==> flow/design.v <==
module Decoder (
input  wire [1:0] IN ,
output reg  [3:0] OUT
);
always @(*)
  begin
  OUT = 4'b0000 ;
    case (IN)
     2'b00 : OUT = 4'b0001 ;
     2'b01 : OUT = 4'b0010 ;          
     2'b10 : OUT = 4'b0100 ;     
     2'b11 : OUT = 4'b1000 ;     
   endcase
 end 
 endmodule
module ARITHMETIC_UNIT 
#( parameter IN_DATA_WIDTH = 16,
             OUT_DATA_WIDTH = 16
)
(
input  wire [IN_DATA_WIDTH-1:0]   A   ,
input  wire [IN_DATA_WIDTH-1:0]   B   ,
input  wire [1:0]                 ALU_FUNC ,
input  wire                       CLK ,
input  wire                       Arith_enable ,
output reg                        Carry_OUT,
output reg [OUT_DATA_WIDTH-1:0]   Arith_OUT,
output reg                        Arith_Flag
);
reg [OUT_DATA_WIDTH-1:0]  Arith_OUT_comb  ;
reg                       Arith_Flag_comb ;
wire                      Carry_OUT_comb  ;
always @ (posedge CLK)
 begin 
   Arith_OUT <= Arith_OUT_comb ;
   Carry_OUT <= Carry_OUT_comb ;
   Arith_Flag <= Arith_Flag_comb ;
	end
always @ (*)
 begin 
    Arith_OUT_comb = 1'b0 ;
    Arith_Flag_comb = 1'b0 ;
	if(Arith_enable)
      case (ALU_FUNC)
      2'b00 : begin
              Arith_OUT_comb = A + B ;
              Arith_Flag_comb = 1'b1 ;              
		      end
      2'b01 : begin
              Arith_OUT_comb = A - B ;
              Arith_Flag_comb = 1'b1 ;           
		      end
      2'b10 : begin
              Arith_OUT_comb = A * B ;
              Arith_Flag_comb = 1'b1 ;           
		      end
      2'b11 : begin
              Arith_OUT_comb = (B == 0) ? {IN_DATA_WIDTH{1'b1}} : A / B ;   
              Arith_Flag_comb = 1'b1 ;           
		      end
      endcase
	else
	 begin
      Arith_OUT_comb = 'b0 ;
      Arith_Flag_comb = 1'b0 ;
     end
 end
assign Carry_OUT_comb = Arith_OUT_comb [IN_DATA_WIDTH] ;
 endmodule
module LOGIC_UNIT 
#( parameter IN_DATA_WIDTH = 16 ,
             OUT_DATA_WIDTH = 16
)
(
input  wire [IN_DATA_WIDTH-1:0]  A   ,
input  wire [IN_DATA_WIDTH-1:0]  B   ,
input  wire [1:0]                ALU_FUNC ,
input  wire                      CLK ,
input  wire                      Logic_enable ,
output reg [OUT_DATA_WIDTH-1:0]  Logic_OUT,
output reg                       Logic_Flag
);
reg [OUT_DATA_WIDTH-1:0]  Logic_OUT_comb  ;
reg                       Logic_Flag_comb ;
always @ (posedge CLK)
 begin 
   Logic_OUT  <= Logic_OUT_comb ;
   Logic_Flag <= Logic_Flag_comb ;
	end
always @ (*)
 begin 
    Logic_OUT_comb = 1'b0 ;
    Logic_Flag_comb = 1'b0 ;
	if(Logic_enable)
      case (ALU_FUNC)
      2'b00 : begin
              Logic_OUT_comb = A & B ;
              Logic_Flag_comb = 1'b1 ;              
		      end
      2'b01 : begin
              Logic_OUT_comb = A | B ;
              Logic_Flag_comb = 1'b1 ;           
		      end
      2'b10 : begin
              Logic_OUT_comb = ~(A & B) ;
              Logic_Flag_comb = 1'b1 ;           
		      end
      2'b11 : begin
              Logic_OUT_comb = ~(A | B) ;
              Logic_Flag_comb = 1'b1 ;           
		      end
      endcase
	else
	 begin
      Logic_OUT_comb = 1'b0 ;
      Logic_Flag_comb = 1'b0 ;
     end
 end
 endmodule
module SHIFT_UNIT 
#( parameter IN_DATA_WIDTH = 16 ,
             OUT_DATA_WIDTH = 16
)
(
input  wire [IN_DATA_WIDTH-1:0]  A   ,
input  wire [IN_DATA_WIDTH-1:0]  B   ,
input  wire [1:0]                ALU_FUNC ,
input  wire                      CLK ,
input  wire                      Shift_enable ,
output reg  [OUT_DATA_WIDTH-1:0] Shift_OUT,
output reg                       Shift_Flag
);
reg [OUT_DATA_WIDTH-1:0]  Shift_OUT_comb  ;
reg                       Shift_Flag_comb ;
always @ (posedge CLK)
 begin 
   Shift_OUT  <= Shift_OUT_comb ;
   Shift_Flag <= Shift_Flag_comb ;
	end
always @ (*)
 begin 
    Shift_OUT_comb = 1'b0 ;
    Shift_Flag_comb = 1'b0 ;
	if(Shift_enable)
      case (ALU_FUNC)
      2'b00 : begin
              Shift_OUT_comb = A >> 1  ;
              Shift_Flag_comb = 1'b1 ;              
		      end
      2'b01 : begin
              Shift_OUT_comb = A << 1 ;
              Shift_Flag_comb = 1'b1 ;           
		      end
      2'b10 : begin
              Shift_OUT_comb = B >> 1 ;
              Shift_Flag_comb = 1'b1 ;           
		      end
      2'b11 : begin
              Shift_OUT_comb = B << 1 ;
              Shift_Flag_comb = 1'b1 ;           
		      end
      endcase
	else
	 begin
      Shift_OUT_comb = 1'b0 ;
      Shift_Flag_comb = 1'b0 ;
     end
 end
 endmodule
module CMP_UNIT 
#( parameter IN_DATA_WIDTH  = 16,
             OUT_DATA_WIDTH = 16
)
(
input  wire [IN_DATA_WIDTH-1:0]   A   ,
input  wire [IN_DATA_WIDTH-1:0]   B   ,
input  wire [1:0]                 ALU_FUNC ,
input  wire                       CLK ,
input  wire                       CMP_enable ,
output reg  [OUT_DATA_WIDTH-1:0]  CMP_OUT ,
output reg                        CMP_Flag
);
reg [OUT_DATA_WIDTH-1:0]  CMP_OUT_comb  ;
reg                       CMP_Flag_comb ;
always @ (posedge CLK)
 begin 
   CMP_OUT  <= CMP_OUT_comb ;
   CMP_Flag <= CMP_Flag_comb ;
	end
always @ (*)
 begin 
    CMP_OUT_comb = 1'b0 ;
    CMP_Flag_comb = 1'b0 ;
	if(CMP_enable)
      case (ALU_FUNC)
      2'b00 : begin
              CMP_OUT_comb = 'b0  ;
              CMP_Flag_comb = 1'b1 ;              
		      end
      2'b01 : begin
              CMP_Flag_comb = 1'b1 ;  
              if (A==B)
                CMP_OUT_comb = 'b1;
              else
                CMP_OUT_comb = 'b0;			  
		      end
      2'b10 : begin
              CMP_Flag_comb = 1'b1 ;  
              if (A>B)
                CMP_OUT_comb = 'b10;
              else
                CMP_OUT_comb = 'b0;			  
		      end
      2'b11 : begin
              CMP_Flag_comb = 1'b1 ; 
              if (A<B)
                CMP_OUT_comb = 'b11;
              else
                CMP_OUT_comb = 'b0;			  
		      end
      endcase
	else
	 begin
      CMP_OUT_comb = 'b0 ;
      CMP_Flag_comb = 1'b0 ;
     end
 end
 endmodule
module ALU_TOP 
#( parameter OP_DATA_WIDTH = 16 ,
             Arith_OUT_WIDTH = OP_DATA_WIDTH + OP_DATA_WIDTH ,            
             Logic_OUT_WIDTH = OP_DATA_WIDTH ,
             Shift_OUT_WIDTH = OP_DATA_WIDTH ,
             CMP_OUT_WIDTH = 3 
)
(
input  wire [OP_DATA_WIDTH-1:0]    A   ,
input  wire [OP_DATA_WIDTH-1:0]    B   ,
input  wire [3:0]                  ALU_FUNC ,
input  wire                        CLK ,
output wire [Arith_OUT_WIDTH-1:0]  Arith_OUT,
output wire                        Carry_OUT,
output wire                        Arith_Flag,
output wire [Logic_OUT_WIDTH-1:0]  Logic_OUT,
output wire                        Logic_Flag,
output wire [Shift_OUT_WIDTH-1:0]  Shift_OUT,
output wire                        Shift_Flag,
output wire [CMP_OUT_WIDTH-1:0]    CMP_OUT,
output wire                        CMP_Flag
);
wire                  CMP_enable ;
wire                  Shift_enable ;
wire                  Logic_enable ;
wire                  Arith_enable ;
Decoder U0 (
.IN(ALU_FUNC[3:2]),
.OUT({Shift_enable,CMP_enable,Logic_enable,Arith_enable})
);
ARITHMETIC_UNIT # ( .IN_DATA_WIDTH(OP_DATA_WIDTH), .OUT_DATA_WIDTH(Arith_OUT_WIDTH)) U0_ARITHMETIC_UNIT (
.A(A),
.B(B),
.ALU_FUNC(ALU_FUNC[1:0]),
.CLK(CLK),
.Arith_enable(Arith_enable),
.Arith_OUT(Arith_OUT),
.Carry_OUT(Carry_OUT),
.Arith_Flag(Arith_Flag)
);
LOGIC_UNIT # ( .IN_DATA_WIDTH(OP_DATA_WIDTH), .OUT_DATA_WIDTH(Logic_OUT_WIDTH)) U0_LOGIC_UNIT (
.A(A),
.B(B),
.ALU_FUNC(ALU_FUNC[1:0]),
.CLK(CLK),
.Logic_enable(Logic_enable),
.Logic_OUT(Logic_OUT),
.Logic_Flag(Logic_Flag)
);
SHIFT_UNIT # ( .IN_DATA_WIDTH(OP_DATA_WIDTH), .OUT_DATA_WIDTH(Shift_OUT_WIDTH)) U0_SHIFT_UNIT (
.A(A),
.B(B),
.ALU_FUNC(ALU_FUNC[1:0]),
.CLK(CLK),
.Shift_enable(Shift_enable),
.Shift_OUT(Shift_OUT),
.Shift_Flag(Shift_Flag)
);
CMP_UNIT # ( .IN_DATA_WIDTH(OP_DATA_WIDTH), .OUT_DATA_WIDTH(CMP_OUT_WIDTH)) U0_CMP_UNIT (
.A(A),
.B(B),
.ALU_FUNC(ALU_FUNC[1:0]),
.CLK(CLK),
.CMP_enable(CMP_enable),
.CMP_OUT(CMP_OUT),
.CMP_Flag(CMP_Flag)
);
endmodule
==> flow/run.sh <==
#!/bin/bash
# the make line also repeats each setting of config.mk as NAME=value (left out here)
make -C /OpenROAD-flow-scripts/flow DESIGN_CONFIG=/design/flow/config.mk WORK_HOME=/design/flow/orfs CLKGATE_MAP_FILE= finish
==> flow/config.mk <==
export PLATFORM = sky130hd
export DESIGN_NAME = ALU_TOP
export DESIGN_NICKNAME = ALU_TOP
export VERILOG_FILES = /design/flow/design.v
export SDC_FILE = /design/flow/constraint.sdc
export NUM_CORES = 4
export LEC_CHECK = 0
export CAP_MARGIN = 0
export CORE_MARGIN = 2
export CORE_UTILIZATION = 72
export CTS_CLUSTER_DIAMETER = 354
export CTS_CLUSTER_SIZE = 32
export MAX_ROUTING_LAYER = met4
export SLEW_MARGIN = 20
==> flow/constraint.sdc <==
create_clock -name core_clock -period 93.5 [get_ports {CLK}]
set_input_delay 18.7000 -clock core_clock [delete_from_list [all_inputs] [get_ports {CLK}]]
set_output_delay 18.7000 -clock core_clock [all_outputs]
set_load 0.01 [all_outputs]
==> results.py, run 1 <==
# Flow results
metrics = {
    "logic_synthesis": {
        "adder_share_pct": 31.7,
        "mux_share_pct": 4.67,
        "netlist_instances": 4529,
        "synthDistinctLibCells": 129,
        "ys_seq_share_pct": 4.13,
        "synth.comb.largest_family": "adder cells",
        "top_area_cell": "ha_1",
        "synth.avg_cell_area_um2": 7.49,
        "ys_dominant_reg_cell": "dfxtp_1",
        "xor_share_pct": 6.01,
        "yosys.area_share.aoi_pct": 25.0,
        "ys.flops": 70,
        "synth_top_area_share_pct": 20.1,
        "edf_count": 0,
        "top_cell": "ha_1",
        "ys_area_um2": 33900,
        "simple_gate_area_share_pct": 22.4,
        "synth_warnings": 5,
        "synthArstFlopShare_pct": 0,
        "synthesis.area_um2": 33900,
        "yosys-top-cells-count": "ha_1 (546), nor2_1 (525), nand2_1 (422)",
        "synth_stat.cells": 4529,
        "topCellsByArea": "ha_1 (20%), fa_1 (12%), nor2_1 (5.8%)",
    },
    "die": {
        "pin_count": 109,
        "die_h_um": 221,
        "die_x_um": 221,
        "chipArea_um2": 48900,
        "fp-row-count": 79,
        "fp_util_pct": 72.8,
        "core-area_um2": 46600,
    },
    "clock_network": {
        "cts-root-buf": "clkbuf_16",
        "cts_buffer_depth": 2,
        "htree_levels": 3,
        "cts_buffers": 9,
        "ctsHoldBuffers": 0,
        "numClockSinks": 70,
    },
    "run_status": {
        "first-error": "[ERROR GRT-0232] Routing congestion too high. Check the congestion heatmap in the GUI.",
        "status": "stopped before the end",
        "lastStage": "5_1_grt",
    },
    "global_routing": {
        "grt-ovfl-total": 22,
        "grtUsageTotal_pct": 76.6,
    },
    "placed_design": {
        "port_buffers": 107,
        "gp_congestion": 1.10,
        "place_area_um2": 40100,
        "hpwlAfterDp_um": 92900,
    },
}
## routing by layer
layer,track usage (%),GRT overflow
met1,76.3,0
met2,92.2,14
met3,59.5,0
met4,71.8,8
met5,-,-
## per-stage QoR
step	TNS, ns	setup slack, ns	cells
after global placement	-0.0408	-0.0408	5636
after detailed placement	-2.56	-2.56	5636
after CTS	-0.913	-0.913	5737
after floorplan	-5.24	-3.81	4545
## timing repair
item / in CTS
endpoints found under the hold margin: 0
resized: 118
buffers inserted: 85
endpoints found under the setup margin: 2
cloned: 0
pin swaps: 118
==> inputs of run 2 (changes only) <==
- CAP_MARGIN: 0 -> 20
- CORE_UTILIZATION: 72 -> 14
- CTS_CLUSTER_DIAMETER: 354 -> not set
- CTS_CLUSTER_SIZE: 32 -> not set
- MAX_ROUTING_LAYER: met4 -> not set
- clock period: 93.5 -> 142.0 ns (I/O delays scaled with it)
==> run 2 against run 1 <==
Net effect: the run now finishes clean; die area grew to 5.0 times the previous value; synthesized area stayed put; synthesized cell count unchanged.
==> results.py, run 2 <==
# Auto-generated metrics
metrics = {
    "sta": {
        "post-route-period-util_pct": 87.7,
        "rsz0062_at_grt": "false",
        "tns_ns": 0,
        "slew_headroom_pct": 24.2,
        "report.final.setup_viol": 0,
        "worst_pin_slew_ns": 1.13,
        "slew_viol_final": 0,
        "hold_viol_final": 0,
        "max_freq_mhz": 8.03,
        "min_period_ns": 124.48,
    },
    "setup_path": {
        "crit_fanout": 32,
        "critical_path.top_delay_family": "AND-OR/OR-AND gates",
        "slowest_delay_ns": 0.89,
        "cp_slowest_cell": "a2111oi_0",
        "crit_start": "B[9]",
        "critPathBufInv": 16,
        "cp_common_cell": "o21a_1",
        "start_kind": "input pin",
        "crit_type": "in -> reg",
        "crit_arrival_ns": 124.74,
        "worst-path-stages": 405,
        "cp-endpoint": "U0_ARITHMETIC_UNIT.Arith_OUT[0]",
        "end_kind": "flip-flop",
        "cp.required_ns": 142.26,
    },
    "route": {
        "drc": 0,
        "avgViaCountPerCell": 4.23,
        "via_count": 32821,
        "drtPass1Iterations": 7,
        "postRouteWirelength_um": 114000,
        "wl_per_cell_um": 14.7,
        "drtIter0Drc": 2477,
        "route.antenna.remaining_nets": 0,
    },
    "hold_path": {
        "hold-path-cell-count": 3,
        "hold_class": "in -> reg",
        "worst_hold_startpoint": "ALU_FUNC[1]",
        "whs_endpoint": "U0_ARITHMETIC_UNIT.Arith_OUT[3]",
    },
    "logic_synthesis": {
        "synthDistinctLibCells": 129,
        "ys_dominant_reg_cell": "dfxtp_1",
        "synth.comb.largest_family": "adder cells",
        "mux_share_pct": 4.67,
        "netlist_instances": 4529,
        "yosys.area_share.aoi_pct": 25.0,
        "synth_top_area_share_pct": 20.1,
        "simple_gate_area_share_pct": 22.4,
        "topCellsByArea": "ha_1 (20%), fa_1 (12%), nor2_1 (5.8%)",
        "top_area_cell": "ha_1",
        "synth.avg_cell_area_um2": 7.49,
        "top_cell": "ha_1",
        "ys_seq_share_pct": 4.13,
        "synthArstFlopShare_pct": 0,
        "edf_count": 0,
        "ys_area_um2": 33900,
        "synth_warnings": 5,
        "xor_share_pct": 6.01,
        "synthesis.area_um2": 33900,
        "adder_share_pct": 31.7,
        "yosys-top-cells-count": "ha_1 (546), nor2_1 (525), nand2_1 (422)",
        "ys.flops": 70,
        "synth_stat.cells": 4529,
    },
    "die": {
        "die_x_um": 496,
        "core-area_um2": 241000,
        "chipArea_um2": 246000,
        "fp-row-count": 180,
        "fp_util_pct": 14.1,
        "pin_count": 109,
        "die_h_um": 496,
    },
    "clock_network": {
        "cts_buffers": 9,
        "numClockSinks": 70,
        "cts_tree": "yes",
        "cts-root-buf": "clkbuf_16",
        "htree_levels": 3,
        "ctsHoldBuffers": 0,
        "cts_resized": 0,
        "post_cts_buffers": 0,
        "clk_pin_slew_ns": 0.09,
        "cts_buffer_depth": 2,
    },
    "finish": {
        "fin_nets": 5355,
        "syn2layout_area_growth_pct": 15.8,
        "finalNonFillerCells": 7768,
        "nFillCells": 27248,
    },
    "placed_design": {
        "gp_congestion": 0.896,
        "port_buffers": 107,
        "dpl.cell_count": 7750,
        "hpwlAfterDp_um": 90900,
    },
    "global_routing": {
        "grtUsageTotal_pct": 9.15,
        "antenna_found_initial": 4,
        "grt_pass1_wl_um": 181000,
        "grt_pass1_vias": 31373,
        "grt_max_degree": 47,
        "grt-ovfl-total": 0,
    },
    "run": {
        "warning_count": 61,
        "drv_cap": 0,
    },
    "run_status": {
        "status": "timing/DRC/antenna clean",
    },
}
==> run 2: final cells by class <==
cell class              instances  area [um^2]  share of cell area (%)
diodes                          2         5.00                  0.0127
clock buffers                   9          225                   0.573
clock inverters                 7         80.1                   0.204
inverters                     359         1350                    3.43
multi-input cells            3955        30600                    77.9
flip-flops and latches         70         1400                    3.57
well taps                    3185         3990                    10.1
repair buffers                181         1620                    4.13
==> run 2: per-layer routing <==
metal  vias up  wire [um]  GRT usage (%)
li1      16340          -              -
met1     15462      53500           12.6
met2       863      51900           15.0
met3       154       5940           1.12
met4         2       3100           2.31
met5         -         13              0
==> run 2: through the flow <==
step / utilization (%) / hold WS, ns / setup slack, ns / instance area [um^2]
2_1_floorplan: - / 28.49 / 23.28 / 34000
3_3_place_gp: 16.2 / 28.92 / 19.39 / 38900
3_5_place_dp: 16.2 / 28.91 / 17.86 / 39000
4_1_cts: 16.3 / 28.48 / 18.01 / 39300
5_1_grt: 16.3 / 28.51 / 9.13 / 39300
6_report: 16.3 / 28.50 / 17.52 / 39300
==> inputs of run 3 (changes only) <==
- CORE_UTILIZATION: 14 -> 52
- CTS_CLUSTER_SIZE: not set -> 99
- clock period: 142.0 -> 90.7 ns (I/O delays scaled with it)
==> run 3 against run 2 <==
Net effect: the layout now fails its checks (setup timing); sequential share of layout area is 0.65 points lower; synthesized area stayed put; worst hold slack worse by 10 ns; non-clock buffer count is 1264 higher; synthesized cell count stayed put; worst setup slack worse by 20 ns; critical path type unchanged.
==> results.py, run 3 <==
# Auto-generated metrics
metrics = {
    "clock_network": {
        "cts_buffer_depth": 2,
        "cts-root-buf": "clkbuf_16",
        "numClockSinks": 70,
        "cts_tree": "yes",
        "clk_pin_slew_ns": 0.07,
        "ctsHoldBuffers": 0,
        "cts_buffers": 9,
        "htree_levels": 3,
    },
    "finish": {
        "finalNonFillerCells": 6704,
        "fin_nets": 6620,
        "logic_area_um2": 32700,
        "nFillCells": 5257,
        "regArea_um2": 1400,
        "final_core_util_pct": 74.5,
        "syn2layout_area_growth_pct": 41.7,
    },
    "logic_synthesis": {
        "edf_count": 0,
        "synthDistinctLibCells": 129,
        "adder_share_pct": 31.7,
        "ys_dominant_reg_cell": "dfxtp_1",
        "synthesis.area_um2": 33900,
        "xor_share_pct": 6.01,
        "yosys.area_share.aoi_pct": 25.0,
        "top_area_cell": "ha_1",
        "ys_seq_share_pct": 4.13,
        "mux_share_pct": 4.67,
        "synth_stat.cells": 4529,
        "yosys-top-cells-count": "ha_1 (546), nor2_1 (525), nand2_1 (422)",
        "top_cell": "ha_1",
        "netlist_instances": 4529,
        "synthArstFlopShare_pct": 0,
        "ys.flops": 70,
        "synth_warnings": 5,
        "topCellsByArea": "ha_1 (20%), fa_1 (12%), nor2_1 (5.8%)",
        "synth_top_area_share_pct": 20.1,
        "synth.comb.largest_family": "adder cells",
        "simple_gate_area_share_pct": 22.4,
        "synth.avg_cell_area_um2": 7.49,
        "ys_area_um2": 33900,
    },
    "sta": {
        "min_period_ns": 93.49,
        "rsz0062_at_grt": "true",
        "post-route-period-util_pct": 103,
        "slew_viol_final": 0,
        "report.final.setup_viol": 2,
        "slew_headroom_pct": 17.6,
        "max_freq_mhz": 10.7,
        "tns_ns": -3.14,
        "hold_viol_final": 0,
        "worst_pin_slew_ns": 1.22,
        "worst_slack_ns": -2.79,
    },
    "route": {
        "wl_per_cell_um": 19.1,
        "drtIter0Drc": 2742,
        "drtPass1Iterations": 6,
        "avgViaCountPerCell": 5.78,
        "via_count": 38740,
        "postRouteWirelength_um": 128000,
        "route.antenna.remaining_nets": 0,
        "drc": 0,
    },
    "setup_path": {
        "cp_slowest_cell": "or4_4",
        "critical_path.top_delay_family": "AND-OR/OR-AND gates",
        "end_kind": "flip-flop",
        "slowest_delay_ns": 0.60,
        "cp-endpoint": "U0_ARITHMETIC_UNIT.Arith_OUT[0]",
        "start_kind": "input pin",
        "crit_type": "in -> reg",
        "crit_start": "B[15]",
        "cp.required_ns": 90.92,
        "crit_fanout": 8,
        "cp_common_cell": "o21a_1",
        "worst-path-stages": 418,
        "crit_arrival_ns": 93.71,
        "critPathBufInv": 24,
    },
    "die": {
        "core-area_um2": 64500,
        "die_h_um": 259,
        "pin_count": 109,
        "fp_util_pct": 52.6,
        "die_x_um": 259,
        "fp-row-count": 93,
        "chipArea_um2": 67300,
    },
    "global_routing": {
        "grt-ovfl-total": 0,
        "antenna_found_initial": 5,
        "grtUsageTotal_pct": 37.3,
        "grt_pass1_vias": 37748,
        "grt_max_degree": 49,
        "grt_pass1_wl_um": 202000,
    },
    "hold_path": {
        "hold-path-cell-count": 3,
        "hold_class": "in -> reg",
        "worst_hold_startpoint": "ALU_FUNC[1]",
        "whs_endpoint": "U0_ARITHMETIC_UNIT.Arith_OUT[14]",
    },
    "placed_design": {
        "gp_congestion": 0.959,
        "dpl.cell_count": 6549,
        "port_buffers": 107,
        "hpwlAfterDp_um": 101000,
    },
    "run_status": {
        "so.violations": "setup timing",
        "status": "failed layout checks",
    },
    "run": {
        "drv_cap": 0,
        "warning_count": 66,
    },
}
==> run 3: repair_timing <==
action                                 CTS  global route
endpoints found under the hold margin    0             0
setup endpoints to repair                2             3
gates resized                          106           167
pin swaps                               69           126
setup buffers                           84            50
gates cloned                             2             0
==> run 3: per-layer routing <==
metal,wire length (um),GRT usage [%],vias to the layer above
met1,54500,48.4,18243
met2,58500,62.9,1309
li1,-,-,18879
met4,5510,13.1,0
met5,0,0,-
met3,9590,5.55,309
==> run 3: final cells by class <==
class / instances / share of cell area [%]
sequential: 70 / 2.92
multi-input combinational: 3956 / 68.0
clock inverter: 6 / 0.0938
antenna: 3 / 0.0156
timing repair buffer: 1445 / 23.4
clock buffer: 10 / 0.497
inverter: 359 / 2.84
tap: 855 / 2.23
==> run 3: per-stage QoR <==
stage                     setup slack, ns  hold slack (ns)  instance area, um^2
final                               -2.79            18.26                48000
after global routing                -7.18            18.28                48000
after CTS                           -2.42            18.25                46800
after detailed placement            -4.51            18.61                45400
after global placement              -3.04            18.59                45400
after floorplan                     -6.05            18.23                35200
==> inputs of run 4 (changes only) <==
- CAP_MARGIN: 20 -> 0
- CORE_UTILIZATION: 52 -> 70
- CTS_CLUSTER_DIAMETER: not set -> 200
- CTS_CLUSTER_SIZE: 99 -> 38
- MAX_ROUTING_LAYER: not set -> met4
- MIN_ROUTING_LAYER: not set -> met1
- SETUP_SLACK_MARGIN: not set -> 0.1
- TNS_END_PERCENT: not set -> 80
- clock period: 90.7 -> 93.3 ns (I/O delays scaled with it)
==> run 4 against run 3 <==
Net effect: the run now fails in 5_1_grt; synthesized cell count is the same; die area down 25%; synthesized area unchanged.
==> results.py, run 4 <==
# Flow results
metrics = {
    "run_status": {
        "status": "stopped before the end",
        "lastStage": "5_1_grt",
        "first-error": "[ERROR GRT-0232] Routing congestion too high. Check the congestion heatmap in the GUI.",
    },
    "global_routing": {
        "grtUsageTotal_pct": 87.2,
        "grt-ovfl-total": 708,
    },
    "die": {
        "fp_util_pct": 71.0,
        "chipArea_um2": 50200,
        "fp-row-count": 80,
        "core-area_um2": 47700,
        "die_h_um": 224,
        "pin_count": 109,
        "die_x_um": 224,
    },
    "placed_design": {
        "port_buffers": 107,
        "gp_congestion": 1.08,
        "hpwlAfterDp_um": 96700,
    },
    "clock_network": {
        "cts_buffers": 9,
        "ctsHoldBuffers": 0,
        "htree_levels": 3,
        "cts_buffer_depth": 2,
        "cts-root-buf": "clkbuf_16",
        "numClockSinks": 70,
    },
    "logic_synthesis": {
        "top_area_cell": "ha_1",
        "simple_gate_area_share_pct": 22.4,
        "synthesis.area_um2": 33900,
        "yosys.area_share.aoi_pct": 25.0,
        "synth_top_area_share_pct": 20.1,
        "mux_share_pct": 4.67,
        "synth_stat.cells": 4529,
        "synth_warnings": 5,
        "ys.flops": 70,
        "synth.comb.largest_family": "adder cells",
        "synthArstFlopShare_pct": 0,
        "top_cell": "ha_1",
        "synthDistinctLibCells": 129,
        "netlist_instances": 4529,
        "synth.avg_cell_area_um2": 7.49,
        "edf_count": 0,
        "ys_seq_share_pct": 4.13,
        "topCellsByArea": "ha_1 (20%), fa_1 (12%), nor2_1 (5.8%)",
        "ys_dominant_reg_cell": "dfxtp_1",
        "adder_share_pct": 31.7,
        "ys_area_um2": 33900,
        "xor_share_pct": 6.01,
        "yosys-top-cells-count": "ha_1 (546), nor2_1 (525), nand2_1 (422)",
    },
}
==> run 4: layer usage <==
layer	global-route usage [%]	GRT overflow
met5	-	-
met4	86.1	198
met3	72.8	24
met2	101	456
met1	85.3	30
==> run 4: through the flow <==
| step | cells | worst slack (ns) | cell area, um^2 | util, % | hold slack (ns) |
|---|---|---|---|---|---|
| after floorplan | 4545 | -3.97 | 35200 | - | 18.75 |
| after global placement | 5876 | -0.233 | 41800 | 87.6 | 19.21 |
| after detailed placement | 5876 | -2.93 | 41800 | 87.6 | 19.22 |
| after CTS | 5972 | -0.818 | 43400 | 90.8 | 18.83 |
==> run 4: timing repair <==
item,in CTS
endpoints found under the setup margin,2
gates cloned,2
buffers inserted,78
pin swaps,109
resized,145
==> inputs of run 5 (changes only) <==
- ABC_AREA: not set -> 1
- CAP_MARGIN: 0 -> 20
- CORE_MARGIN: 2 -> 4
- CORE_UTILIZATION: 70 -> 56
- CTS_CLUSTER_DIAMETER: 200 -> 313
- CTS_CLUSTER_SIZE: 38 -> 100
- HOLD_SLACK_MARGIN: not set -> 0.14
- MAX_ROUTING_LAYER: met4 -> not set
- PLACE_DENSITY: not set -> 0.62
- TNS_END_PERCENT: 80 -> 40
- clock period: 93.3 -> 100.0 ns (I/O delays scaled with it)
==> run 5 against run 4 <==
Net effect: now clean on timing, DRC and antenna; synthesized area grew 5.7%; synthesized cell count rose by 25%; die area up 36%.
==> results.py, run 5 <==
# Auto-generated metrics
metrics = {
    "logic_synthesis": {
        "netlist_instances": 5677,
        "ys_dominant_reg_cell": "dfxtp_1",
        "synth_stat.cells": 5677,
        "synth_warnings": 5,
        "simple_gate_area_share_pct": 28.2,
        "topCellsByArea": "ha_1 (19%), nand2_1 (14%), fa_1 (11%)",
        "yosys.area_share.aoi_pct": 16.4,
        "ys_area_um2": 35900,
        "yosys-top-cells-count": "nand2_1 (1351), inv_1 (1008), ha_1 (546)",
        "synth.comb.largest_family": "adder cells",
        "synth_top_area_share_pct": 19.0,
        "synthDistinctLibCells": 69,
        "top_area_cell": "ha_1",
        "synthArstFlopShare_pct": 0,
        "top_cell": "nand2_1",
        "synth.avg_cell_area_um2": 6.32,
        "ys.flops": 70,
        "ys_seq_share_pct": 3.91,
        "edf_count": 0,
        "mux_share_pct": 0.0279,
        "adder_share_pct": 30.0,
        "xor_share_pct": 7.57,
        "synthesis.area_um2": 35900,
    },
    "clock_network": {
        "cts_buffer_depth": 2,
        "cts_buffers": 9,
        "ctsHoldBuffers": 0,
        "htree_levels": 3,
        "cts_tree": "yes",
        "clk_pin_slew_ns": 0.07,
        "cts-root-buf": "clkbuf_16",
        "numClockSinks": 70,
    },
    "setup_path": {
        "crit_fanout": 14,
        "cp-endpoint": "U0_ARITHMETIC_UNIT.Arith_OUT[0]",
        "cp.required_ns": 100.23,
        "worst-path-stages": 624,
        "end_kind": "flip-flop",
        "crit_type": "in -> reg",
        "cp_slowest_cell": "nor4_1",
        "critPathBufInv": 144,
        "start_kind": "input pin",
        "cp_common_cell": "nand2_1",
        "critical_path.top_delay_family": "AND-OR/OR-AND gates",
        "crit_arrival_ns": 94.02,
        "crit_start": "A[8]",
        "slowest_delay_ns": 0.65,
    },
    "global_routing": {
        "grtUsageTotal_pct": 33.7,
        "grt_pass1_wl_um": 185000,
        "grt-ovfl-total": 0,
        "grt_max_degree": 34,
        "antenna_found_initial": 2,
        "grt_pass1_vias": 34988,
    },
    "placed_design": {
        "place_area_um2": 39100,
        "port_buffers": 107,
        "hpwlAfterDp_um": 90900,
        "gp_congestion": 1.01,
        "dpl.cell_count": 6713,
    },
    "die": {
        "pin_count": 109,
        "chipArea_um2": 68200,
        "core-area_um2": 63200,
        "die_h_um": 261,
        "fp_util_pct": 56.7,
        "die_x_um": 261,
        "fp-row-count": 92,
    },
    "hold_path": {
        "whs_endpoint": "U0_CMP_UNIT.CMP_Flag",
        "hold-path-cell-count": 3,
        "worst_hold_startpoint": "ALU_FUNC[3]",
        "hold_class": "in -> reg",
    },
    "finish": {
        "finalNonFillerCells": 6849,
        "design_area_um2": 41400,
        "fin_nets": 6775,
        "syn2layout_area_growth_pct": 15.4,
    },
    "route": {
        "route.antenna.remaining_nets": 0,
        "drtIter0Drc": 2684,
        "wl_per_cell_um": 17.3,
        "drc": 0,
        "postRouteWirelength_um": 118000,
        "drtPass1Iterations": 9,
        "avgViaCountPerCell": 5.47,
        "via_count": 37471,
    },
    "sta": {
        "tns_ns": 0,
        "max_freq_mhz": 10.7,
        "post-route-period-util_pct": 93.8,
        "report.final.setup_viol": 0,
        "min_period_ns": 93.79,
        "slew_viol_final": 0,
        "slew_headroom_pct": 31.7,
        "worst_pin_slew_ns": 1.02,
        "hold_viol_final": 0,
    },
    "run": {
        "warning_count": 63,
        "drv_cap": 0,
    },
    "run_status": {
        "status": "timing/DRC/antenna clean",
    },
}
-- run 5: through the flow --
stage                     hold WS, ns  utilization, %  setup WS [ns]
after floorplan                 20.08               -          0.131
after global placement          20.67            61.9          0.451
after detailed placement        20.66            61.9          -2.02
after CTS                       20.28            62.6          0.128
after global routing            20.32            65.5         -0.976
final                           20.29            65.5           6.21
-- run 5: what timing repair did --
action | in CTS | in global routing
setup endpoints to repair | 2 | 4
cloned | 4 | 5
buffers inserted | 5 | 104
gates resized | 12 | 296
pin swaps | 3 | 130
-- run 5: layout make-up --
cell class / instances / area (um^2)
antenna: 2 / 5.00
multi-input combinational: 4356 / 30600
tap: 846 / 1060
timing repair buffer: 461 / 3830
clock inverter: 7 / 61.3
inverter: 1094 / 4180
clock buffer: 9 / 225
fill: 6057 / 21800
sequential: 70 / 1400
timing repair inverter: 4 / 27.5
-- run 5: routing by layer --
metal,vias up,share of wire (%),track usage (%)
met5,-,0,0
met3,275,7.3,4.07
met1,17134,43,44.9
met2,1272,46,56.9
li1,18790,-,-
met4,0,4.0,11.0
==> inputs of run 6 (changes only) <==
- ABC_AREA: 1 -> not set
- CORE_MARGIN: 4 -> 2
- CORE_UTILIZATION: 56 -> 72
- CTS_CLUSTER_DIAMETER: 313 -> 112
- CTS_CLUSTER_SIZE: 100 -> 38
- HOLD_SLACK_MARGIN: 0.14 -> 0.3
- PLACE_DENSITY: 0.62 -> 0.64
- TNS_END_PERCENT: 40 -> 80
==> run 6 against run 5 <==
Net effect: now fails the layout checks on setup timing; non-clock buffer count increased by 97; critical path depth decreased by 203; worst hold slack got worse by 0.089 ns; via count increased by 5.4%; critical path type unchanged.
==> results.py, run 6 <==
# Auto-generated metrics
metrics = {
    "logic_synthesis": {
        "synthArstFlopShare_pct": 0,
        "ys_dominant_reg_cell": "dfxtp_1",
        "synthesis.area_um2": 33900,
        "simple_gate_area_share_pct": 22.4,
        "synth_warnings": 5,
        "xor_share_pct": 6.01,
        "netlist_instances": 4529,
        "ys.flops": 70,
        "adder_share_pct": 31.7,
        "topCellsByArea": "ha_1 (20%), fa_1 (12%), nor2_1 (5.8%)",
        "top_cell": "ha_1",
        "yosys-top-cells-count": "ha_1 (546), nor2_1 (525), nand2_1 (422)",
        "top_area_cell": "ha_1",
        "ys_seq_share_pct": 4.13,
        "synth.comb.largest_family": "adder cells",
        "synth.avg_cell_area_um2": 7.49,
        "yosys.area_share.aoi_pct": 25.0,
        "ys_area_um2": 33900,
        "synth_top_area_share_pct": 20.1,
        "edf_count": 0,
        "synthDistinctLibCells": 129,
        "synth_stat.cells": 4529,
        "mux_share_pct": 4.67,
    },
    "route": {
        "route.antenna.remaining_nets": 0,
        "postRouteWirelength_um": 131000,
        "avgViaCountPerCell": 7.07,
        "drc": 0,
        "drtIter0Drc": 5132,
        "wl_per_cell_um": 23.5,
        "drtPass1Iterations": 12,
        "via_count": 39476,
    },
    "run": {
        "warning_count": 64,
        "drv_cap": 0,
    },
    "setup_path": {
        "crit_start": "B[3]",
        "critPathBufInv": 22,
        "crit_fanout": 10,
        "cp_slowest_cell": "a21oi_1",
        "start_kind": "input pin",
        "cp_common_cell": "o21a_1",
        "end_kind": "flip-flop",
        "cp.required_ns": 100.24,
        "crit_type": "in -> reg",
        "crit_arrival_ns": 103.15,
        "cp-endpoint": "U0_ARITHMETIC_UNIT.Arith_OUT[0]",
        "slowest_delay_ns": 0.89,
        "worst-path-stages": 421,
        "critical_path.top_delay_family": "AND-OR/OR-AND gates",
    },
    "hold_path": {
        "whs_endpoint": "U0_ARITHMETIC_UNIT.Arith_OUT[7]",
        "hold-path-cell-count": 3,
        "hold_class": "in -> reg",
        "worst_hold_startpoint": "ALU_FUNC[0]",
    },
    "sta": {
        "min_period_ns": 102.91,
        "hold_ws_ns": 20.20,
        "worst_slack_ns": -2.91,
        "slew_viol_final": 0,
        "slew_headroom_pct": 8.23,
        "rsz0062_at_grt": "true",
        "max_freq_mhz": 9.72,
        "worst_pin_slew_ns": 1.38,
        "post-route-period-util_pct": 103,
        "report.final.setup_viol": 2,
        "hold_viol_final": 0,
    },
    "global_routing": {
        "use_met1_pct": 57.7,
        "antenna_found_initial": 13,
        "use_met3_pct": 11.1,
        "grtUsageMet2_pct": 70.7,
        "busiest_layer": "met2",
        "grt_max_degree": 68,
        "grt-ovfl-total": 0,
        "grtUsageTotal_pct": 45.3,
        "grt_pass1_vias": 35082,
        "grt_pass1_wl_um": 182000,
    },
    "finish": {
        "final_core_util_pct": 88.4,
        "nFillCells": 2462,
        "design_area_um2": 41200,
        "syn2layout_area_growth_pct": 21.4,
        "finalNonFillerCells": 5581,
        "fin_nets": 5737,
    },
    "clock_network": {
        "cts_buffers": 9,
        "ctsHoldBuffers": 0,
        "cts_buffer_depth": 2,
        "cts_tree": "yes",
        "htree_levels": 3,
        "cts-root-buf": "clkbuf_16",
        "clk_pin_slew_ns": 0.07,
        "numClockSinks": 70,
    },
    "die": {
        "pin_count": 109,
        "chipArea_um2": 48900,
        "core-area_um2": 46600,
        "fp-row-count": 79,
        "fp_util_pct": 72.8,
        "die_h_um": 221,
        "die_x_um": 221,
    },
    "placed_design": {
        "port_buffers": 107,
        "place_area_um2": 37400,
        "hpwlAfterDp_um": 85200,
        "gp_congestion": 1.08,
        "dpl.cell_count": 5323,
    },
    "run_status": {
        "status": "failed layout checks",
        "so.violations": "setup timing",
    },
}
run 6: cell type report:
class	count	area (um^2)	area share [%]
tap	607	759	1.85
sequential	70	1400	3.40
multi-input combinational	3960	32800	79.6
clock inverter	6	45.0	0.109
clock buffer	10	239	0.581
antenna	11	27.5	0.0669
timing repair buffer	558	4570	11.1
inverter	359	1360	3.30
run 6: metal layers:
| metal | vias to the layer above | part of all wire [%] |
|---|---|---|
| met1 | 18050 | 35 |
| li1 | 17136 | - |
| met4 | 6 | 8.6 |
| met5 | - | 0.034 |
| met2 | 3220 | 42 |
| met3 | 1064 | 14 |
run 6: what timing repair did:
action	in CTS	in global routing
pin swaps	39	216
cloned	3	7
resized	94	241
setup endpoints to repair	2	2
setup buffers	42	179
run 6: through the flow:
| stage | setup TNS (ns) | worst slack [ns] |
|---|---|---|
| final | -3.13 | -2.91 |
| after detailed placement | -4.23 | -3.62 |
| after global routing | -9.08 | -5.96 |
| after CTS | 0 | 0.104 |
| after global placement | -1.24 | -1.24 |
| after floorplan | 0 | 0.154 |
==> inputs of run 7 (changes only) <==
- CORE_ASPECT_RATIO: not set -> 0.74
- CORE_UTILIZATION: 72 -> 71
- HOLD_SLACK_MARGIN: 0.3 -> 0.14
- MAX_ROUTING_LAYER: not set -> met4
- PLACE_DENSITY: 0.64 -> not set
- TNS_END_PERCENT: 80 -> 5
- clock period: 100.0 -> 94.5 ns (I/O delays scaled with it)
==> run 7 against run 6 <==
Net effect: the flow now stops in 5_1_grt; synthesized area did not move; synthesized cell count did not move; die area rose by 1.4%.
==> results.py, run 7 <==
# Flow results
metrics = {
    "die": {
        "fp-row-count": 68,
        "die_x_um": 258,
        "fp_util_pct": 72.3,
        "pin_count": 109,
        "core-area_um2": 46900,
        "chipArea_um2": 49500,
        "die_h_um": 192,
    },
    "placed_design": {
        "place_area_um2": 39200,
        "port_buffers": 107,
        "gp_congestion": 1.16,
        "pre_cts_ws_ns": -2.96,
        "hpwlAfterDp_um": 95500,
    },
    "logic_synthesis": {
        "synthesis.area_um2": 33900,
        "edf_count": 0,
        "netlist_instances": 4529,
        "adder_share_pct": 31.7,
        "yosys.area_share.aoi_pct": 25.0,
        "synthArstFlopShare_pct": 0,
        "ys_area_um2": 33900,
        "synth_warnings": 5,
        "synth.comb.largest_family": "adder cells",
        "yosys-top-cells-count": "ha_1 (546), nor2_1 (525), nand2_1 (422)",
        "top_cell": "ha_1",
        "top_area_cell": "ha_1",
        "synth.avg_cell_area_um2": 7.49,
        "synth_top_area_share_pct": 20.1,
        "ys_dominant_reg_cell": "dfxtp_1",
        "xor_share_pct": 6.01,
        "synthDistinctLibCells": 129,
        "mux_share_pct": 4.67,
        "ys_seq_share_pct": 4.13,
        "topCellsByArea": "ha_1 (20%), fa_1 (12%), nor2_1 (5.8%)",
        "simple_gate_area_share_pct": 22.4,
        "synth_stat.cells": 4529,
        "ys.flops": 70,
    },
    "clock_network": {
        "cts_buffers": 9,
        "cts-root-buf": "clkbuf_16",
        "cts_buffer_depth": 2,
        "htree_levels": 3,
        "numClockSinks": 70,
        "ctsHoldBuffers": 0,
    },
    "global_routing": {
        "grtUsageTotal_pct": 82.6,
        "grt-ovfl-total": 285,
    },
    "run_status": {
        "first-error": "[ERROR GRT-0232] Routing congestion too high. Check the congestion heatmap in the GUI.",
        "status": "stopped before the end",
        "lastStage": "5_1_grt",
    },
}
[run 7: layer usage]
metal	overflow	track usage (%)
met3	47	69.9
met2	144	95.4
met5	-	-
met1	38	83.9
met4	56	73.0
[run 7: repair_timing]
| item | 4_1_cts |
|---|---|
| pin swaps | 113 |
| resized | 171 |
| setup endpoints to repair | 2 |
| cloned | 2 |
| setup buffers | 162 |
[run 7: metrics by stage]
| step | cells | utilization (%) | setup TNS, ns |
|---|---|---|---|
| after floorplan | 4545 | - | -4.53 |
| after global placement | 5553 | 83.6 | -0.0967 |
| after detailed placement | 5553 | 83.6 | -3.16 |
| after CTS | 5732 | 88.7 | 0 |
==> inputs of run 8 (changes only) <==
- CAP_MARGIN: 20 -> 0
- CORE_ASPECT_RATIO: 0.74 -> not set
- CORE_UTILIZATION: 71 -> 70
- CTS_CLUSTER_DIAMETER: 112 -> 339
- CTS_CLUSTER_SIZE: 38 -> not set
- HOLD_SLACK_MARGIN: 0.14 -> not set
- MIN_ROUTING_LAYER: met1 -> not set
- SETUP_SLACK_MARGIN: 0.1 -> not set
- TNS_END_PERCENT: 5 -> not set
- clock period: 94.5 -> 93.2 ns (I/O delays scaled with it)
==> run 8 against run 7 <==
Net effect: the run again fails in 5_1_grt; synthesized area did not move; die area increased by 1.4%; synthesized cell count stayed put.
==> results.py, run 8 <==
# Flow results
metrics = {
    "run_status": {
        "status": "stopped before the end",
        "lastStage": "5_1_grt",
        "first-error": "[ERROR GRT-0116] Global routing finished with congestion. Check the congestion regions in the DRC Viewer.",
    },
    "logic_synthesis": {
        "topCellsByArea": "ha_1 (20%), fa_1 (12%), nor2_1 (5.8%)",
        "top_cell": "ha_1",
        "xor_share_pct": 6.01,
        "edf_count": 0,
        "mux_share_pct": 4.67,
        "ys_seq_share_pct": 4.13,
        "top_area_cell": "ha_1",
        "synth.avg_cell_area_um2": 7.49,
        "synthDistinctLibCells": 129,
        "synth_top_area_share_pct": 20.1,
        "yosys.area_share.aoi_pct": 25.0,
        "ys_dominant_reg_cell": "dfxtp_1",
        "yosys-top-cells-count": "ha_1 (546), nor2_1 (525), nand2_1 (422)",
        "simple_gate_area_share_pct": 22.4,
        "synthArstFlopShare_pct": 0,
        "synth.comb.largest_family": "adder cells",
        "synth_stat.cells": 4529,
        "ys.flops": 70,
        "synthesis.area_um2": 33900,
        "synth_warnings": 5,
        "adder_share_pct": 31.7,
        "ys_area_um2": 33900,
        "netlist_instances": 4529,
    },
    "placed_design": {
        "hpwlAfterDp_um": 98400,
        "port_buffers": 107,
        "dpl.cell_count": 5923,
        "place_area_um2": 42200,
        "gp_congestion": 1.10,
    },
    "die": {
        "core-area_um2": 47700,
        "die_x_um": 224,
        "pin_count": 109,
        "chipArea_um2": 50200,
        "fp-row-count": 80,
        "die_h_um": 224,
        "fp_util_pct": 71.0,
    },
    "clock_network": {
        "htree_levels": 3,
        "cts-root-buf": "clkbuf_16",
        "cts_buffers": 9,
        "cts_buffer_depth": 2,
        "ctsHoldBuffers": 0,
        "numClockSinks": 70,
    },
    "global_routing": {
        "grt-ovfl-total": 164,
        "grtUsageTotal_pct": 76.7,
    },
}
[run 8: metal layers]
| layer | GRT overflow | track usage [%] |
|---|---|---|
| met5 | - | - |
| met1 | 2 | 76.4 |
| met2 | 87 | 94.8 |
| met3 | 2 | 54.8 |
| met4 | 73 | 75.0 |
[run 8: metrics by stage]
step                setup WS, ns  hold slack (ns)
floorplan                  -4.05            18.73
global placement          -0.251            19.19
detailed placement         -3.18            19.18
CTS                       -0.744            18.83
[run 8: timing repair]
action / 4_1_cts
pin swaps: 142
setup endpoints to repair: 2
buffers inserted: 166
gates cloned: 3
resized: 192
hold endpoints to repair: 0
==> inputs of run 9 (changes only) <==
- CORE_UTILIZATION: 70 -> 69
- CTS_CLUSTER_DIAMETER: 339 -> 354
- CTS_CLUSTER_SIZE: not set -> 32
- clock period: 93.2 -> 92.6 ns (I/O delays scaled with it)
==> run 9 against run 8 <==
Net effect: the flow again stops in 5_1_grt; die area is 1.4% higher; synthesized cell count did not move; synthesized area stayed put.
==> results.py, run 9 <==
# Flow results
metrics = {
    "logic_synthesis": {
        "synthArstFlopShare_pct": 0,
        "synth.avg_cell_area_um2": 7.49,
        "simple_gate_area_share_pct": 22.4,
        "ys_seq_share_pct": 4.13,
        "adder_share_pct": 31.7,
        "ys.flops": 70,
        "synth_stat.cells": 4529,
        "mux_share_pct": 4.67,
        "ys_dominant_reg_cell": "dfxtp_1",
        "synthDistinctLibCells": 129,
        "synth_warnings": 5,
        "yosys.area_share.aoi_pct": 25.0,
        "edf_count": 0,
        "synth_top_area_share_pct": 20.1,
        "topCellsByArea": "ha_1 (20%), fa_1 (12%), nor2_1 (5.8%)",
        "yosys-top-cells-count": "ha_1 (546), nor2_1 (525), nand2_1 (422)",
        "xor_share_pct": 6.01,
        "synth.comb.largest_family": "adder cells",
        "top_cell": "ha_1",
        "top_area_cell": "ha_1",
        "synthesis.area_um2": 33900,
        "ys_area_um2": 33900,
        "netlist_instances": 4529,
    },
    "die": {
        "die_h_um": 226,
        "chipArea_um2": 50900,
        "core-area_um2": 48700,
        "pin_count": 109,
        "fp_util_pct": 69.6,
        "die_x_um": 226,
        "fp-row-count": 81,
    },
    "clock_network": {
        "cts_buffers": 9,
        "htree_levels": 3,
        "numClockSinks": 70,
        "cts_buffer_depth": 2,
        "cts-root-buf": "clkbuf_16",
    },
    "placed_design": {
        "gp_congestion": 1.07,
        "port_buffers": 107,
        "hpwlAfterDp_um": 101000,
    },
    "global_routing": {
        "grt-ovfl-total": 4,
        "grtUsageTotal_pct": 71.7,
    },
    "run_status": {
        "status": "stopped before the end",
        "first-error": "[ERROR GRT-0116] Global routing finished with congestion. Check the congestion regions in the DRC Viewer.",
        "lastStage": "5_1_grt",
    },
}
[run 9: per-layer routing]
layer,track usage (%),overflow
met3,55.7,0
met5,-,-
met2,87.2,2
met1,73.3,2
met4,60.6,0
[run 9: timing repair]
item,4_1_cts
endpoints found under the setup margin,2
hold buffers,0
gates resized,101
buffers inserted,70
pin swaps,84
[run 9: through the flow]
step | setup WS (ns) | std cells | util, % | instance area [um^2] | TNS, ns
after global placement | -0.760 | 6086 | 88.4 | 43100 | -0.760
after floorplan | -4.53 | 4545 | - | 35200 | -6.68
after detailed placement | -3.72 | 6086 | 88.4 | 43100 | -4.63
after CTS | -2.10 | 6172 | 91.1 | 44400 | -2.10
==> inputs of run 10 (changes only) <==
- CORE_UTILIZATION: 69 -> 70
- CTS_CLUSTER_DIAMETER: 354 -> 239
- CTS_CLUSTER_SIZE: 32 -> 38
- HOLD_SLACK_MARGIN: not set -> -0.02
- MIN_ROUTING_LAYER: not set -> met1
- SETUP_SLACK_MARGIN: not set -> -2.0
- TNS_END_PERCENT: not set -> 80
- clock period: 92.6 -> 84.5 ns (I/O delays scaled with it)
==> run 10 against run 9 <==
Net effect: the run fails in 4_1_cts; synthesized cell count stayed put; die area fell by 1.4%; synthesized area unchanged.
==> results.py, run 10 <==
# Flow results
metrics = {
    "logic_synthesis": {
        "yosys-top-cells-count": "ha_1 (546), nor2_1 (525), nand2_1 (422)",
        "ys_area_um2": 33900,
        "ys.flops": 70,
        "synth_top_area_share_pct": 20.1,
        "synth_warnings": 5,
        "synthesis.area_um2": 33900,
        "synth_stat.cells": 4529,
        "mux_share_pct": 4.67,
        "xor_share_pct": 6.01,
        "ys_dominant_reg_cell": "dfxtp_1",
        "top_cell": "ha_1",
        "synthArstFlopShare_pct": 0,
        "adder_share_pct": 31.7,
        "simple_gate_area_share_pct": 22.4,
        "top_area_cell": "ha_1",
        "synthDistinctLibCells": 129,
        "synth.comb.largest_family": "adder cells",
        "yosys.area_share.aoi_pct": 25.0,
        "topCellsByArea": "ha_1 (20%), fa_1 (12%), nor2_1 (5.8%)",
        "ys_seq_share_pct": 4.13,
        "edf_count": 0,
        "synth.avg_cell_area_um2": 7.49,
        "netlist_instances": 4529,
    },
    "placed_design": {
        "pre_cts_ws_ns": -13.61,
        "dpl.cell_count": 6394,
        "hpwlAfterDp_um": 130000,
        "place_area_um2": 45700,
        "port_buffers": 107,
        "gp_congestion": 1.07,
    },
    "die": {
        "chipArea_um2": 50200,
        "fp_util_pct": 71.0,
        "fp-row-count": 80,
        "die_h_um": 224,
        "pin_count": 109,
        "die_x_um": 224,
        "core-area_um2": 47700,
    },
    "run_status": {
        "status": "stopped before the end",
        "lastStage": "4_1_cts",
        "first-error": "[ERROR DPL-0033] detailed placement checks failed during check placement.",
    },
}
## run 10: per-stage QoR
stage	setup TNS, ns	hold slack [ns]
after floorplan	-25.28	16.99
after global placement	-11.58	17.47
after detailed placement	-32.44	17.53
==> inputs of run 11 (changes only) <==
- CAP_MARGIN: 0 -> 5
- CELL_PAD_IN_SITES_DETAIL_PLACEMENT: not set -> 1
- CELL_PAD_IN_SITES_GLOBAL_PLACEMENT: not set -> 3
- CORE_MARGIN: 2 -> 7
- CORE_UTILIZATION: 70 -> 56
- CTS_CLUSTER_DIAMETER: 239 -> 66
- CTS_CLUSTER_SIZE: 38 -> 77
- GPL_ROUTABILITY_DRIVEN: not set -> 1
- HOLD_SLACK_MARGIN: -0.02 -> not set
- PLACE_DENSITY_LB_ADDON: not set -> 0.17
- SETUP_SLACK_MARGIN: -2.0 -> 0.1
- clock period: 84.5 -> 100.0 ns (I/O delays scaled with it)
==> run 11 against run 10 <==
Net effect: the run fails in 3_1_place_gp_skip_io; synthesized area stayed put; die area up 35%; synthesized cell count is the same.
==> results.py, run 11 <==
# Flow results
metrics = {
    "run_status": {
        "status": "stopped before the end",
        "first-error": "[ERROR FLW-0024] Place density exceeds 1.0 (current PLACE_DENSITY_LB_ADDON =  0.17). Please check if the value of  PLACE_DENSITY_LB_ADDON is between 0 and 0.99.",
        "lastStage": "3_1_place_gp_skip_io",
    },
    "logic_synthesis": {
        "top_area_cell": "ha_1",
        "ys_area_um2": 33900,
        "synth.avg_cell_area_um2": 7.49,
        "synthDistinctLibCells": 129,
        "adder_share_pct": 31.7,
        "xor_share_pct": 6.01,
        "synth_top_area_share_pct": 20.1,
        "simple_gate_area_share_pct": 22.4,
        "synthArstFlopShare_pct": 0,
        "synth_stat.cells": 4529,
        "edf_count": 0,
        "mux_share_pct": 4.67,
        "yosys-top-cells-count": "ha_1 (546), nor2_1 (525), nand2_1 (422)",
        "top_cell": "ha_1",
        "ys_dominant_reg_cell": "dfxtp_1",
        "ys.flops": 70,
        "netlist_instances": 4529,
        "ys_seq_share_pct": 4.13,
        "yosys.area_share.aoi_pct": 25.0,
        "synthesis.area_um2": 33900,
        "topCellsByArea": "ha_1 (20%), fa_1 (12%), nor2_1 (5.8%)",
        "synth_warnings": 5,
        "synth.comb.largest_family": "adder cells",
    },
    "die": {
        "chipArea_um2": 67600,
        "fp-row-count": 90,
        "core-area_um2": 60100,
        "die_h_um": 260,
        "die_x_um": 260,
        "fp_util_pct": 56.4,
    },
}
==> inputs of run 12 (changes only) <==
- CAP_MARGIN: 5 -> 0
- CELL_PAD_IN_SITES_DETAIL_PLACEMENT: 1 -> not set
- CELL_PAD_IN_SITES_GLOBAL_PLACEMENT: 3 -> not set
- CORE_MARGIN: 7 -> 2
- CORE_UTILIZATION: 56 -> 72
- CTS_CLUSTER_DIAMETER: 66 -> 239
- CTS_CLUSTER_SIZE: 77 -> 74
- GPL_ROUTABILITY_DRIVEN: 1 -> not set
- HOLD_SLACK_MARGIN: not set -> -0.02
- PLACE_DENSITY: not set -> 0.63
- PLACE_DENSITY_LB_ADDON: 0.17 -> not set
- clock period: 100.0 -> 95.5 ns (I/O delays scaled with it)
==> run 12 against run 11 <==
Net effect: the flow stops in 5_1_grt; synthesized area unchanged; die area fell by 28%; synthesized cell count stayed put.
==> results.py, run 12 <==
# Flow results
metrics = {
    "run_status": {
        "status": "stopped before the end",
        "lastStage": "5_1_grt",
    },
    "logic_synthesis": {
        "mux_share_pct": 4.67,
        "synth.comb.largest_family": "adder cells",
        "edf_count": 0,
        "top_area_cell": "ha_1",
        "top_cell": "ha_1",
        "simple_gate_area_share_pct": 22.4,
        "netlist_instances": 4529,
        "yosys.area_share.aoi_pct": 25.0,
        "adder_share_pct": 31.7,
        "yosys-top-cells-count": "ha_1 (546), nor2_1 (525), nand2_1 (422)",
        "synth.avg_cell_area_um2": 7.49,
        "ys_seq_share_pct": 4.13,
        "synthesis.area_um2": 33900,
        "synth_warnings": 5,
        "ys_area_um2": 33900,
        "ys_dominant_reg_cell": "dfxtp_1",
        "synth_top_area_share_pct": 20.1,
        "topCellsByArea": "ha_1 (20%), fa_1 (12%), nor2_1 (5.8%)",
        "synthArstFlopShare_pct": 0,
        "xor_share_pct": 6.01,
        "ys.flops": 70,
        "synthDistinctLibCells": 129,
        "synth_stat.cells": 4529,
    },
    "clock_network": {
        "cts_buffers": 9,
        "ctsHoldBuffers": 0,
        "cts_buffer_depth": 2,
        "htree_levels": 3,
        "numClockSinks": 70,
        "cts-root-buf": "clkbuf_16",
    },
    "die": {
        "core-area_um2": 46600,
        "die_x_um": 221,
        "fp-row-count": 79,
        "chipArea_um2": 48900,
        "fp_util_pct": 72.8,
        "die_h_um": 221,
        "pin_count": 109,
    },
    "placed_design": {
        "gp_congestion": 1.07,
        "port_buffers": 107,
        "dpl.cell_count": 5415,
        "hpwlAfterDp_um": 88100,
        "pre_cts_ws_ns": -2.53,
    },
}
## run 12: what timing repair did
item | in CTS
endpoints found under the setup margin | 1
resized | 157
setup buffers | 122
gates cloned | 3
pin swaps | 127
## run 12: through the flow
step	instance area (um^2)	TNS, ns	hold WS, ns	utilization (%)
floorplan	35200	-2.28	19.19	-
global placement	38400	-0.421	19.59	82.5
detailed placement	38400	-2.53	19.61	82.5
CTS	40500	0	19.24	87.0
==> inputs of run 13 (changes only) <==
- ABC_AREA: not set -> 1
- CELL_PAD_IN_SITES_DETAIL_PLACEMENT: not set -> 2
- CELL_PAD_IN_SITES_GLOBAL_PLACEMENT: not set -> 2
- CORE_UTILIZATION: 72 -> 50
- CTS_CLUSTER_DIAMETER: 239 -> 159
- CTS_CLUSTER_SIZE: 74 -> not set
- GPL_ROUTABILITY_DRIVEN: not set -> 0
- GPL_TIMING_DRIVEN: not set -> 0
- HOLD_SLACK_MARGIN: -0.02 -> 0.2
- MAX_ROUTING_LAYER: met4 -> met5
- MIN_ROUTING_LAYER: met1 -> not set
- PLACE_DENSITY: 0.63 -> not set
- SETUP_SLACK_MARGIN: 0.1 -> 5.0
- TNS_END_PERCENT: 80 -> 5
- clock period: 95.5 -> 78.0 ns (I/O delays scaled with it)
==> run 13 against run 12 <==
Net effect: synthesized cell count increased by 25%; die area is 51% higher; synthesized area increased by 5.7%; the run fails in 3_1_place_gp_skip_io.
==> results.py, run 13 <==
# Flow results
metrics = {
    "run_status": {
        "status": "stopped before the end",
        "lastStage": "3_1_place_gp_skip_io",
        "first-error": "[ERROR GPL-0301] Utilization 101.840 % exceeds 100%.",
    },
    "logic_synthesis": {
        "synth_stat.cells": 5677,
        "adder_share_pct": 30.0,
        "netlist_instances": 5677,
        "synthArstFlopShare_pct": 0,
        "topCellsByArea": "ha_1 (19%), nand2_1 (14%), fa_1 (11%)",
        "synth_warnings": 5,
        "yosys-top-cells-count": "nand2_1 (1351), inv_1 (1008), ha_1 (546)",
        "xor_share_pct": 7.57,
        "ys_area_um2": 35900,
        "synthesis.area_um2": 35900,
        "mux_share_pct": 0.0279,
        "synth.comb.largest_family": "adder cells",
        "ys_dominant_reg_cell": "dfxtp_1",
        "edf_count": 0,
        "synth.avg_cell_area_um2": 6.32,
        "top_cell": "nand2_1",
        "simple_gate_area_share_pct": 28.2,
        "top_area_cell": "ha_1",
        "synth_top_area_share_pct": 19.0,
        "ys.flops": 70,
        "ys_seq_share_pct": 3.91,
        "synthDistinctLibCells": 69,
        "yosys.area_share.aoi_pct": 16.4,
    },
    "die": {
        "die_h_um": 272,
        "fp-row-count": 98,
        "core-area_um2": 71200,
        "chipArea_um2": 73900,
        "fp_util_pct": 50.3,
        "die_x_um": 272,
    },
}
==> inputs of run 14 (changes only) <==
- CAP_MARGIN: 0 -> 20
- CELL_PAD_IN_SITES_DETAIL_PLACEMENT: 2 -> not set
- CELL_PAD_IN_SITES_GLOBAL_PLACEMENT: 2 -> not set
- CORE_UTILIZATION: 50 -> 68
- CTS_CLUSTER_DIAMETER: 159 -> 247
- CTS_CLUSTER_SIZE: not set -> 99
- GPL_ROUTABILITY_DRIVEN: 0 -> not set
- GPL_TIMING_DRIVEN: 0 -> not set
- HOLD_SLACK_MARGIN: 0.2 -> not set
- MAX_ROUTING_LAYER: met5 -> not set
- PLACE_DENSITY: not set -> 0.39
- SETUP_SLACK_MARGIN: 5.0 -> not set
- TNS_END_PERCENT: 5 -> 10
- clock period: 78.0 -> 62.2 ns (I/O delays scaled with it)
==> run 14 against run 13 <==
Net effect: the run fails in 5_1_grt; die area is 26% lower; synthesized cell count stayed put; synthesized area stayed put.
==> results.py, run 14 <==
# Flow results
metrics = {
    "placed_design": {
        "place_area_um2": 48100,
        "dpl.cell_count": 7705,
        "gp_congestion": 1.06,
        "port_buffers": 107,
        "hpwlAfterDp_um": 118000,
    },
    "die": {
        "chipArea_um2": 54600,
        "fp-row-count": 84,
        "die_h_um": 234,
        "fp_util_pct": 68.5,
        "pin_count": 109,
        "core-area_um2": 52300,
        "die_x_um": 234,
    },
    "logic_synthesis": {
        "synthesis.area_um2": 35900,
        "ys.flops": 70,
        "synthDistinctLibCells": 69,
        "ys_area_um2": 35900,
        "synth_warnings": 5,
        "xor_share_pct": 7.57,
        "simple_gate_area_share_pct": 28.2,
        "synth.comb.largest_family": "adder cells",
        "edf_count": 0,
        "netlist_instances": 5677,
        "yosys-top-cells-count": "nand2_1 (1351), inv_1 (1008), ha_1 (546)",
        "ys_seq_share_pct": 3.91,
        "top_area_cell": "ha_1",
        "top_cell": "nand2_1",
        "yosys.area_share.aoi_pct": 16.4,
        "mux_share_pct": 0.0279,
        "adder_share_pct": 30.0,
        "synth_top_area_share_pct": 19.0,
        "synthArstFlopShare_pct": 0,
        "synth.avg_cell_area_um2": 6.32,
        "synth_stat.cells": 5677,
        "ys_dominant_reg_cell": "dfxtp_1",
        "topCellsByArea": "ha_1 (19%), nand2_1 (14%), fa_1 (11%)",
    },
    "clock_network": {
        "ctsHoldBuffers": 0,
        "cts_buffer_depth": 2,
        "numClockSinks": 70,
        "cts_buffers": 9,
        "htree_levels": 3,
        "cts-root-buf": "clkbuf_16",
    },
    "run_status": {
        "first-error": "[ERROR GRT-0116] Global routing finished with congestion. Check the congestion regions in the DRC Viewer.",
        "status": "stopped before the end",
        "lastStage": "5_1_grt",
    },
    "global_routing": {
        "grtUsageTotal_pct": 99.8,
        "grt-ovfl-total": 3070,
    },
}
[run 14: layer usage]
layer	GRT usage (%)	overflow
met1	91.5	152
met2	119	2106
met3	86.1	140
met4	108	658
met5	75.4	14
[run 14: what timing repair did]
action                                  CTS
endpoints found under the setup margin    9
pin swaps                               192
gates resized                           214
gates cloned                              2
setup buffers                           257
[run 14: stage by stage]
stage	hold slack (ns)	worst slack, ns
after global placement	13.14	-19.10
after detailed placement	13.15	-26.27
after floorplan	12.52	-25.90
after CTS	12.78	-22.11
